==> indigo <==
// cfs_aligner
  module cfs_aligner#(
    parameter ALGN_DATA_WIDTH = 32,
    parameter FIFO_DEPTH      = 8,
    localparam int unsigned APB_ADDR_WIDTH    = 16,
    localparam int unsigned APB_DATA_WIDTH    = 32,
    localparam int unsigned ALGN_OFFSET_WIDTH = ALGN_DATA_WIDTH <= 8 ? 1 : $clog2(ALGN_DATA_WIDTH/8),
    localparam int unsigned ALGN_SIZE_WIDTH   = $clog2(ALGN_DATA_WIDTH/8)+1
  ) (
    input wire clk,
    input wire reset_n,
    input wire[APB_ADDR_WIDTH-1:0]    paddr,
    input wire                        pwrite,
    input wire                        psel,
    input wire                        penable,
    input wire[APB_DATA_WIDTH-1:0]    pwdata,
    output wire                       pready,
    output reg[APB_DATA_WIDTH-1:0]    prdata,
    output reg                        pslverr,
    input                             md_rx_valid,
    input[ALGN_DATA_WIDTH-1:0]        md_rx_data,
    input[ALGN_OFFSET_WIDTH-1:0]      md_rx_offset,
    input[ALGN_SIZE_WIDTH-1:0]        md_rx_size,
    output reg                        md_rx_ready,
    output reg                        md_rx_err,
    output reg                        md_tx_valid,
    output reg[ALGN_DATA_WIDTH-1:0]   md_tx_data,
    output reg[ALGN_OFFSET_WIDTH-1:0] md_tx_offset,
    output reg[ALGN_SIZE_WIDTH-1:0]   md_tx_size,
    input                             md_tx_ready,
    input                             md_tx_err,
    output reg                        irq
  );
    localparam int unsigned STATUS_CNT_DROP_WIDTH = 8;
    cfs_aligner_core#(
      .APB_ADDR_WIDTH( APB_ADDR_WIDTH),
      .ALGN_DATA_WIDTH(ALGN_DATA_WIDTH),
      .FIFO_DEPTH(     FIFO_DEPTH),
      .CDC_RX_TO_REG(  0),
      .CDC_REG_TO_TX(  0)) core (
      .pclk        (clk),
      .preset_n    (reset_n),
      .paddr       (paddr),
      .pwrite      (pwrite),
      .psel        (psel),
      .penable     (penable),
      .pwdata      (pwdata),
      .pready      (pready),
      .prdata      (prdata),
  ...
export LEC_CHECK = 0
export ABC_AREA = 1
export CAP_MARGIN = 0
export CELL_PAD_IN_SITES_DETAIL_PLACEMENT = 2
export CORE_MARGIN = 6
export CORE_UTILIZATION = 26
export CTS_CLUSTER_DIAMETER = 37
export CTS_CLUSTER_SIZE = 41
export GPL_ROUTABILITY_DRIVEN = 1
export GPL_TIMING_DRIVEN = 1
export PLACE_DENSITY_LB_ADDON = 0.1
export SETUP_SLACK_MARGIN = -0.28
export SLEW_MARGIN = 35
create_clock -name core_clock -period 8.83 [get_ports {clk}]
run.sh (not shown) runs the stock make flow with config.mk's settings and CLKGATE_MAP_FILE=.
==> willow (differences from indigo) <==
==> flow/config.mk (replaced) <==
export PLATFORM = sky130hd
export DESIGN_NAME = cfs_aligner
export DESIGN_NICKNAME = cfs_aligner
export VERILOG_FILES = /design/flow/design.v
export SDC_FILE = /design/flow/constraint.sdc
export NUM_CORES = 4
export LEC_CHECK = 0
export ABC_AREA = 0
export CAP_MARGIN = 10
export CELL_PAD_IN_SITES_DETAIL_PLACEMENT = 0
export CORE_MARGIN = 2
export CORE_UTILIZATION = 72
export CTS_CLUSTER_DIAMETER = 29
export CTS_CLUSTER_SIZE = 41
export GPL_ROUTABILITY_DRIVEN = 1
export GPL_TIMING_DRIVEN = 1
export PLACE_DENSITY = 0.66
export SETUP_SLACK_MARGIN = 1.4
export SLEW_MARGIN = 35
==> flow/constraint.sdc (replaced) <==
create_clock -name core_clock -period 4.84 [get_ports {clk}]
set_input_delay 0.9680 -clock core_clock [delete_from_list [all_inputs] [get_ports {clk}]]
set_output_delay 0.9680 -clock core_clock [all_outputs]
set_load 0.01 [all_outputs]
==> onyx (differences from indigo) <==
==> flow/config.mk (replaced) <==
export PLATFORM = sky130hd
export DESIGN_NAME = cfs_aligner
export DESIGN_NICKNAME = cfs_aligner
export VERILOG_FILES = /design/flow/design.v
export SDC_FILE = /design/flow/constraint.sdc
export NUM_CORES = 4
export LEC_CHECK = 0
export ABC_AREA = 0
export CAP_MARGIN = 10
export CELL_PAD_IN_SITES_DETAIL_PLACEMENT = 0
export CORE_MARGIN = 2
export CORE_UTILIZATION = 72
export CTS_CLUSTER_SIZE = 41
export GPL_ROUTABILITY_DRIVEN = 1
export GPL_TIMING_DRIVEN = 1
export PLACE_DENSITY = 0.66
export SETUP_SLACK_MARGIN = 0.71
export SLEW_MARGIN = 35
==> flow/constraint.sdc (replaced) <==
create_clock -name core_clock -period 4.84 [get_ports {clk}]
set_input_delay 0.9680 -clock core_clock [delete_from_list [all_inputs] [get_ports {clk}]]
set_output_delay 0.9680 -clock core_clock [all_outputs]
set_load 0.01 [all_outputs]
==> flow_summary.yaml <==
# yosys + openroad results
clock_network:
  cts_resized: 0
final_layout:
  nets: 3927
synth:
  aoi_share_pct: 9.672
outcome:
  outcome: "timing/DRC/antenna clean"
-- figures above: indigo

==> flow_summary.yaml <==
# yosys + openroad results
outcome:
  outcome: "failed layout checks"
  check.faults: "negative setup slack"
final_timing:
  finalWorstSetupSlack_ns: -0.1102
  finalSetupViolCount: 5
clock_network:
  cts_resized: 254
-- figures above: onyx

==> flow_summary.yaml <==
# physical design summary
outcome:
  outcome: "did not finish"
  stop_stage: "global routing (5_1_grt)"
  firstError: "[ERROR GRT-0232] Routing congestion too high. Check the congestion heatmap in the GUI."
synth:
  aoi_share_pct: 16.02
clock_network:
  clk_root_buffer_cell: "clkbuf_16"
-- figures above: willow


---

==> v38 <==
cfs_aligner again, from the RTL that the note above started with.
Design cfs_aligner, start of the top module:
  module cfs_aligner#(
    parameter ALGN_DATA_WIDTH = 32,
    parameter FIFO_DEPTH      = 8,
    localparam int unsigned APB_ADDR_WIDTH    = 16,
    localparam int unsigned APB_DATA_WIDTH    = 32,
    localparam int unsigned ALGN_OFFSET_WIDTH = ALGN_DATA_WIDTH <= 8 ? 1 : $clog2(ALGN_DATA_WIDTH/8),
    localparam int unsigned ALGN_SIZE_WIDTH   = $clog2(ALGN_DATA_WIDTH/8)+1
  ) (
    input wire clk,
    input wire reset_n,
    input wire[APB_ADDR_WIDTH-1:0]    paddr,
    input wire                        pwrite,
    input wire                        psel,
    input wire                        penable,
    input wire[APB_DATA_WIDTH-1:0]    pwdata,
    output wire                       pready,
    output reg[APB_DATA_WIDTH-1:0]    prdata,
    output reg                        pslverr,
    input                             md_rx_valid,
    input[ALGN_DATA_WIDTH-1:0]        md_rx_data,
    input[ALGN_OFFSET_WIDTH-1:0]      md_rx_offset,
    input[ALGN_SIZE_WIDTH-1:0]        md_rx_size,
    output reg                        md_rx_ready,
    output reg                        md_rx_err,
    output reg                        md_tx_valid,
    output reg[ALGN_DATA_WIDTH-1:0]   md_tx_data,
    output reg[ALGN_OFFSET_WIDTH-1:0] md_tx_offset,
    output reg[ALGN_SIZE_WIDTH-1:0]   md_tx_size,
    input                             md_tx_ready,
    input                             md_tx_err,
    output reg                        irq
  );
    localparam int unsigned STATUS_CNT_DROP_WIDTH = 8;
    cfs_aligner_core#(
      .APB_ADDR_WIDTH( APB_ADDR_WIDTH),
      .ALGN_DATA_WIDTH(ALGN_DATA_WIDTH),
      .FIFO_DEPTH(     FIFO_DEPTH),
      .CDC_RX_TO_REG(  0),
      .CDC_REG_TO_TX(  0)) core (
      .pclk        (clk),
      .preset_n    (reset_n),
      .paddr       (paddr),
      .pwrite      (pwrite),
      .psel        (psel),
      .penable     (penable),
      .pwdata      (pwdata),
      .pready      (pready),
      .prdata      (prdata),
      .pslverr     (pslverr),
      .md_rx_clk   (clk),
      .md_rx_valid (md_rx_valid),
      .md_rx_data  (md_rx_data),
      .md_rx_offset(md_rx_offset),
      .md_rx_size  (md_rx_size),
      .md_rx_ready (md_rx_ready),
      .md_rx_err   (md_rx_err),
      .md_tx_clk   (clk),
      .md_tx_valid (md_tx_valid),
  ...
clock: 3.98 ns
lec_check: 0
abc_area: 1
cap_margin: 20
core_margin: 2
core_utilization: 72
cts_cluster_diameter: 347
cts_cluster_size: 10
place_density: 0.89
slew_margin: 20
==> v34 (differences from v38) <==
ABC_AREA = default   (was 1)
CORE_UTILIZATION = 66   (was 72)
CTS_CLUSTER_DIAMETER = default   (was 347)
CTS_CLUSTER_SIZE = default   (was 10)
PLACE_DENSITY = default   (was 0.89)
==> flow/constraint.sdc (replaced) <==
create_clock -name core_clock -period 4.98 [get_ports {clk}]
set_input_delay 0.9960 -clock core_clock [delete_from_list [all_inputs] [get_ports {clk}]]
set_output_delay 0.9960 -clock core_clock [all_outputs]
set_load 0.01 [all_outputs]
==> v26 (differences from v38) <==
ABC_AREA = default   (was 1)
CTS_CLUSTER_DIAMETER = default   (was 347)
CTS_CLUSTER_SIZE = 49   (was 10)
PLACE_DENSITY = default   (was 0.89)
SETUP_SLACK_MARGIN = 1.14   (was default)
==> flow/constraint.sdc (replaced) <==
create_clock -name core_clock -period 4.98 [get_ports {clk}]
set_input_delay 0.9960 -clock core_clock [delete_from_list [all_inputs] [get_ports {clk}]]
set_output_delay 0.9960 -clock core_clock [all_outputs]
set_load 0.01 [all_outputs]
==> results <==
	v34	v38	v26
Register-to-register setup slack	0.13 ns	-	0.09 ns
Result of the run	failed layout checks	did not finish	failed layout checks
Failing step	-	global routing	-
Layout check failures	negative setup slack	-	negative setup slack
Pre-Repair DR Iteration Count	11	-	10
Transition time at the pin with the least slew margin	0.973 ns	-	1.14 ns
Met3 layer wire length in the routed design	10.1 mm	-	20.3 mm
Layout filler cell count	2971	-	1747
Required time of the critical path	3.98 ns	-	3.98 ns
Fraction of standard cell area in multi-input logic	0.314	-	0.331
Post-synth top area share	0.501	0.496	0.501
Detailed-routed wire length on met2	50.1 mm	-	60.2 mm
Maximum fanout encountered on the critical timing path	3	-	5
Sequential standard cell area	0.0217 mm^2	-	0.0218 mm^2
CP max stage cell	sky130_fd_sc_hd__o41ai_2	-	sky130_fd_sc_hd__fa_2
Startpoint types	input pin	-	input pin

---

==> trial 35: inputs <==
Starting RTL as in the previous note.
make LEC_CHECK=0 CAP_MARGIN=5 CELL_PAD_IN_SITES_DETAIL_PLACEMENT=2 CORE_MARGIN=2 CORE_UTILIZATION=40 CTS_CLUSTER_DIAMETER=27 GPL_ROUTABILITY_DRIVEN=0 HOLD_SLACK_MARGIN=0.11 SLEW_MARGIN=25 TNS_END_PERCENT=45 finish   # period 11.0 ns
==> build 87: changes against trial 35 <==
Settings changed: CAP_MARGIN 5 to 20, CELL_PAD_IN_SITES_DETAIL_PLACEMENT 2 to not set, CORE_UTILIZATION 40 to 72, CTS_CLUSTER_DIAMETER 27 to 26, CTS_CLUSTER_SIZE set to 49, GPL_ROUTABILITY_DRIVEN 0 to not set, HOLD_SLACK_MARGIN 0.11 to not set, PLACE_DENSITY set to 0.64, SETUP_SLACK_MARGIN set to 1.14, SLEW_MARGIN 25 to 20, TNS_END_PERCENT 45 to not set.
==> flow/constraint.sdc (replaced) <==
create_clock -name core_clock -period 4.98 [get_ports {clk}]
set_input_delay 0.9960 -clock core_clock [delete_from_list [all_inputs] [get_ports {clk}]]
set_output_delay 0.9960 -clock core_clock [all_outputs]
set_load 0.01 [all_outputs]
==> trial 33: changes against trial 35 <==
Settings changed: CAP_MARGIN 5 to 20, CELL_PAD_IN_SITES_DETAIL_PLACEMENT 2 to not set, CORE_UTILIZATION 40 to 66, CTS_CLUSTER_DIAMETER 27 to not set, CTS_CLUSTER_SIZE set to 40, GPL_ROUTABILITY_DRIVEN 0 to not set, HOLD_SLACK_MARGIN 0.11 to not set, SLEW_MARGIN 25 to 20, TNS_END_PERCENT 45 to not set.
==> flow/constraint.sdc (replaced) <==
create_clock -name core_clock -period 5.84 [get_ports {clk}]
set_input_delay 1.1680 -clock core_clock [delete_from_list [all_inputs] [get_ports {clk}]]
set_output_delay 1.1680 -clock core_clock [all_outputs]
set_load 0.01 [all_outputs]
==> trial 36: changes against trial 35 <==
Settings changed: CAP_MARGIN 5 to 20, CELL_PAD_IN_SITES_DETAIL_PLACEMENT 2 to not set, SLEW_MARGIN 25 to 20, TNS_END_PERCENT 45 to not set.
==> flow/constraint.sdc (replaced) <==
create_clock -name core_clock -period 10.0 [get_ports {clk}]
set_input_delay 2.0000 -clock core_clock [delete_from_list [all_inputs] [get_ports {clk}]]
set_output_delay 2.0000 -clock core_clock [all_outputs]
set_load 0.01 [all_outputs]
==> ci_impl_report.md <==
## Implementation flow summary

| Metric | Value |
|---|---|
| Grt ovf | `5` |
| Error | `[ERROR GRT-0116] Global routing finished with congestion. Check the congestion regions in the DRC Viewer.` |
| Stage at which the run stopped | `5_1_grt` |
| Status | `aborted with a tool error` |
| Std-Cell Core Area | `0.0487 sq mm` |
| Placement Setup Slack | `-0.669 ns` |
[end of results for build 87]
==> ci_impl_report.md <==
### Flow metrics

| Metric | Value |
|---|---|
| Inverter count | `78` |
| DRC errors left | `0` |
| Status | `complete, no violations` |
| Placement Setup Slack | `-0.670 ns` |
| Grt ovf | `0` |
| Vias in the first global route | `26283` |
| Std-Cell Core Area | `0.0529 sq mm` |
| Hold Crit Depth | `1` |
[end of results for trial 33]
==> ci_impl_report.md <==
### Flow metrics

| Metric | Value |
|---|---|
| Grt ovf | `0` |
| Fraction of synthesized area in multiplexers | `6.00%` |
| GR Util met2 | `just under 60%` |
| Placement Setup Slack | `1.85 ns` |
| Flip-flops with a built-in enable | `around 590` |
| Status | `complete, no violations` |
[end of results for trial 35]
==> ci_impl_report.md <==
### Flow metrics

| Metric | Value |
|---|---|
| Tap cells | `1165` |
| Std-Cell Core Area | `~0.088 sq mm` |
| Placement Setup Slack | `1.49 ns` |
| Status | `complete, no violations` |
| Placed Instances | `roughly 4000` |
| Grt ovf | `0` |
| Clock tree from TritonCTS | `done` |
| Length in cells of the worst reg-to-reg path | `21` |
[end of results for trial 36]

---

==> inputs of build 18 <==
cfs_aligner again, from the RTL that the note above started with.
// cfs_aligner
  module cfs_aligner#(
    parameter ALGN_DATA_WIDTH = 32,
    parameter FIFO_DEPTH      = 8,
    localparam int unsigned APB_ADDR_WIDTH    = 16,
    localparam int unsigned APB_DATA_WIDTH    = 32,
    localparam int unsigned ALGN_OFFSET_WIDTH = ALGN_DATA_WIDTH <= 8 ? 1 : $clog2(ALGN_DATA_WIDTH/8),
    localparam int unsigned ALGN_SIZE_WIDTH   = $clog2(ALGN_DATA_WIDTH/8)+1
  ) (
    input wire clk,
    input wire reset_n,
    input wire[APB_ADDR_WIDTH-1:0]    paddr,
    input wire                        pwrite,
    input wire                        psel,
    input wire                        penable,
    input wire[APB_DATA_WIDTH-1:0]    pwdata,
    output wire                       pready,
    output reg[APB_DATA_WIDTH-1:0]    prdata,
    output reg                        pslverr,
    input                             md_rx_valid,
    input[ALGN_DATA_WIDTH-1:0]        md_rx_data,
    input[ALGN_OFFSET_WIDTH-1:0]      md_rx_offset,
    input[ALGN_SIZE_WIDTH-1:0]        md_rx_size,
    output reg                        md_rx_ready,
    output reg                        md_rx_err,
    output reg                        md_tx_valid,
    output reg[ALGN_DATA_WIDTH-1:0]   md_tx_data,
    output reg[ALGN_OFFSET_WIDTH-1:0] md_tx_offset,
    output reg[ALGN_SIZE_WIDTH-1:0]   md_tx_size,
    input                             md_tx_ready,
    input                             md_tx_err,
    output reg                        irq
  );
make LEC_CHECK=0 ABC_AREA=1 CAP_MARGIN=0 CELL_PAD_IN_SITES_DETAIL_PLACEMENT=2 CORE_MARGIN=6 CORE_UTILIZATION=62 CTS_CLUSTER_DIAMETER=37 CTS_CLUSTER_SIZE=41 GPL_ROUTABILITY_DRIVEN=1 GPL_TIMING_DRIVEN=1 PLACE_DENSITY_LB_ADDON=0.23 SETUP_SLACK_MARGIN=-0.28 SLEW_MARGIN=35 finish   # period 8.83 ns
==> build 5: changes against build 18 <==
- CAP_MARGIN: 0 -> 5
- CELL_PAD_IN_SITES_DETAIL_PLACEMENT: 2 -> 1
- CORE_ASPECT_RATIO: not set -> 0.63
- CORE_UTILIZATION: 62 -> 40
- CTS_CLUSTER_DIAMETER: 37 -> not set
- CTS_CLUSTER_SIZE: 41 -> not set
- GPL_TIMING_DRIVEN: 1 -> not set
- PLACE_DENSITY_LB_ADDON: 0.23 -> not set
- SETUP_SLACK_MARGIN: -0.28 -> 2.5
- SLEW_MARGIN: 35 -> 20
- TNS_END_PERCENT: not set -> 40
==> flow/constraint.sdc (replaced) <==
create_clock -name core_clock -period 10.0 [get_ports {clk}]
set_input_delay 2.0000 -clock core_clock [delete_from_list [all_inputs] [get_ports {clk}]]
set_output_delay 2.0000 -clock core_clock [all_outputs]
set_load 0.01 [all_outputs]
==> GITHUB_STEP_SUMMARY <==
## Implementation flow summary

| Metric | Value |
|---|---|
| Worst path most repeated cell | `nand2_1` |
| Crit path depth | `20` |
| Final instance area | `0.04060 mm^2` |
| CORE AREA | `slightly below 0.09 mm^2` |
| Tool warnings | `75` |
| Top cells by count | `1029 x nand2_1, 592 x edfxtp_1, 274 x nand3_1, 247 x inv_1, 209 x nor2_1` |
| Die height | `between 200 and 250 um` |
| Die X | `roughly 390 um` |
| Rows | `86` |
| MUX share of area | `0.02790%` |
| Sequential share of the synthesized area | `60.62%` |
| Gr busiest metal | `met2` |
| Reg2reg end | `core.ctrl.push_data[25]` |
| Status | `timing/DRC/antenna clean` |
| GP Congestion | `0.9744` |
| Setup Fix Bufs, Post-CTS | `1` |
| Fp util | `between 40% and 50%` |
| Worst Setup SP | `md_rx_size[1]` |
| Die area | `0.09720 mm^2` |
| Final Hold Vio Count | `0` |
The numbers above come from build 5.

==> GITHUB_STEP_SUMMARY <==
### Flow metrics

| Metric | Value |
|---|---|
| Sequential share of the synthesized area | `60.62%` |
| Top cells by count | `1029 x nand2_1, 592 x edfxtp_1, 274 x nand3_1, 247 x inv_1, 209 x nor2_1` |
| Fp util | `63.25%` |
| Halt Reason | `[ERROR DPL-0033] detailed placement checks failed during check placement.` |
| Rows | `87` |
| Status | `aborted with a tool error` |
| Die X | `252.5 um` |
| GP Congestion | `0.9957` |
| Die height | `roughly 250 um` |
| Fail Step | `3_5_place_dp` |
| CORE AREA | `0.05671 mm^2` |
The numbers above come from build 18.

